## job 8697
==> flow/design.v (excerpt) <==
module fft16 (
    input  wire              clk,
    input  wire              rst_n,
    input  wire              start,
    input  wire signed [8:0] din_i,
    input  wire signed [8:0] din_q,
    output wire              ready,
    output wire              dout_valid,
    output wire signed [8:0] dout_i,
    output wire signed [8:0] dout_q
);
Settings: LEC_CHECK=0, ABC_AREA=1, CAP_MARGIN=20, CELL_PAD_IN_SITES_DETAIL_PLACEMENT=0, CORE_MARGIN=2, CORE_UTILIZATION=71, CTS_CLUSTER_DIAMETER=230, CTS_CLUSTER_SIZE=42, GPL_ROUTABILITY_DRIVEN=1, PLACE_DENSITY_LB_ADDON=0.09, SLEW_MARGIN=20; clock period 5.5 ns.
run.sh (not shown) runs the stock make flow with config.mk's settings and CLKGATE_MAP_FILE=.
Job 8697 did not run to completion, as it errored out during 5_1_grt.
#### Input delta (job 7055 over job 8697)
- swapping 71 for 65 in CORE_UTILIZATION
- clearing CTS_CLUSTER_DIAMETER, which used to be 230
- putting SETUP_SLACK_MARGIN at -0.55 where nothing was set
- swapping 1 for 0 in ABC_AREA
- clearing PLACE_DENSITY_LB_ADDON, which used to be 0.09
- clearing CTS_CLUSTER_SIZE, which used to be 42
- swapping 5.5 for 9.36 in the clock period (ns, I/O delays scaled along)
### Flow results
- [flow] job 7055 | stages: complete | final checks: fail | reason: setup timing
- Synthesis area per yosys ended up 3.1% lower on job 7055 than on job 8697.
- Cmp job 8697 and job 7055 / synthesized cell count / higher: job 8697
- Horizontal die size in job 7055 is 2.8% higher than in job 8697

fft16 again, from the RTL that the note above started with.
## fft16
module fft16 (
    input  wire              clk,
    input  wire              rst_n,
    input  wire              start,
    input  wire signed [8:0] din_i,
    input  wire signed [8:0] din_q,
    output wire              ready,
    output wire              dout_valid,
    output wire signed [8:0] dout_i,
    output wire signed [8:0] dout_q
);
wire signed [8:0] fifo1_dout_i, fifo1_dout_q, fifo2_dout_i, fifo2_dout_q;
fft #(.SAMPLE_WORD_LENGTH(9), .SAMPLE_INT_LENGTH(0), .SAMPLE_FLOAT_LENGTH(8), .FIFO_DEPTH(16)) u_fft (
    .fifo1_dout_i (fifo1_dout_i),
    .fifo1_dout_q (fifo1_dout_q),
    .fifo2_dout_i (fifo2_dout_i),
    .fifo2_dout_q (fifo2_dout_q),
    .din_i        (din_i),
    .din_q        (din_q),
    .strt_pulse   (start),
    .valid_in     (1'b1),
    .rst          (rst_n),
    .clk          (clk),
    .idle         (ready),
    .res_valid    (dout_valid),
    .res_i        (dout_i),
    .res_q        (dout_q)
);
endmodule
clock: 15.9 ns
lec_check: 0
cap_margin: 20
cell_pad_in_sites_global_placement: 1
core_margin: 2
core_utilization: 46
cts_cluster_size: 91
gpl_routability_driven: 0
setup_slack_margin: 0.78
slew_margin: 10
tns_end_percent: 20
The baseline went through all stages and came out clean.
==> next run, changes <==
==> flow/config.mk (replaced) <==
export PLATFORM = sky130hd
export DESIGN_NAME = fft16
export DESIGN_NICKNAME = fft16
export VERILOG_FILES = /design/flow/design.v
export SDC_FILE = /design/flow/constraint.sdc
export NUM_CORES = 4
export LEC_CHECK = 0
export CAP_MARGIN = 20
export CORE_MARGIN = 2
export CORE_UTILIZATION = 72
export SETUP_SLACK_MARGIN = -0.58
export SLEW_MARGIN = 20
==> flow/constraint.sdc (replaced) <==
create_clock -name core_clock -period 6.0 [get_ports {clk}]
set_input_delay 1.2000 -clock core_clock [delete_from_list [all_inputs] [get_ports {clk}]]
set_output_delay 1.2000 -clock core_clock [all_outputs]
set_load 0.01 [all_outputs]
=> Now the flow ended with an error in global routing with DPL-0033. Area after synthesis stays the same. Synthesized cell count does not change. Die size drops by 36%.
==> next run, changes <==
--- a/flow/config.mk
+++ b/flow/config.mk
@@ -8,5 +8,4 @@
 export CAP_MARGIN = 20
 export CORE_MARGIN = 2
-export CORE_UTILIZATION = 72
-export SETUP_SLACK_MARGIN = -0.58
+export CORE_UTILIZATION = 30
 export SLEW_MARGIN = 20
==> flow/constraint.sdc (replaced) <==
create_clock -name core_clock -period 14.4 [get_ports {clk}]
set_input_delay 2.8800 -clock core_clock [delete_from_list [all_inputs] [get_ports {clk}]]
set_output_delay 2.8800 -clock core_clock [all_outputs]
set_load 0.01 [all_outputs]
The changed run finished with timing, DRC and antenna clean.
Die size climbs by well over a third.
Area after synthesis does not change.
Synthesized cell count is unchanged.
==> next run, changes <==
--- a/flow/config.mk
+++ b/flow/config.mk
@@ -8,4 +8,4 @@
 export CAP_MARGIN = 20
 export CORE_MARGIN = 2
-export CORE_UTILIZATION = 30
+export CORE_UTILIZATION = 56
 export SLEW_MARGIN = 20
==> flow/constraint.sdc (replaced) <==
create_clock -name core_clock -period 9.91 [get_ports {clk}]
set_input_delay 1.9820 -clock core_clock [delete_from_list [all_inputs] [get_ports {clk}]]
set_output_delay 1.9820 -clock core_clock [all_outputs]
set_load 0.01 [all_outputs]
Setup slack loses 1.8 ns.
Register-to-register slack gets worse by 1.8 ns.
Global-route usage rises by 16 points.
Wire length went up by 5.0%.
Clock-buffer cell count shrinks by 2.
Sequential cell count stays the same.
Via count rises by 7.6%.
Worst hold slack barely changes.
Clock skew falls by 0.020 ns.
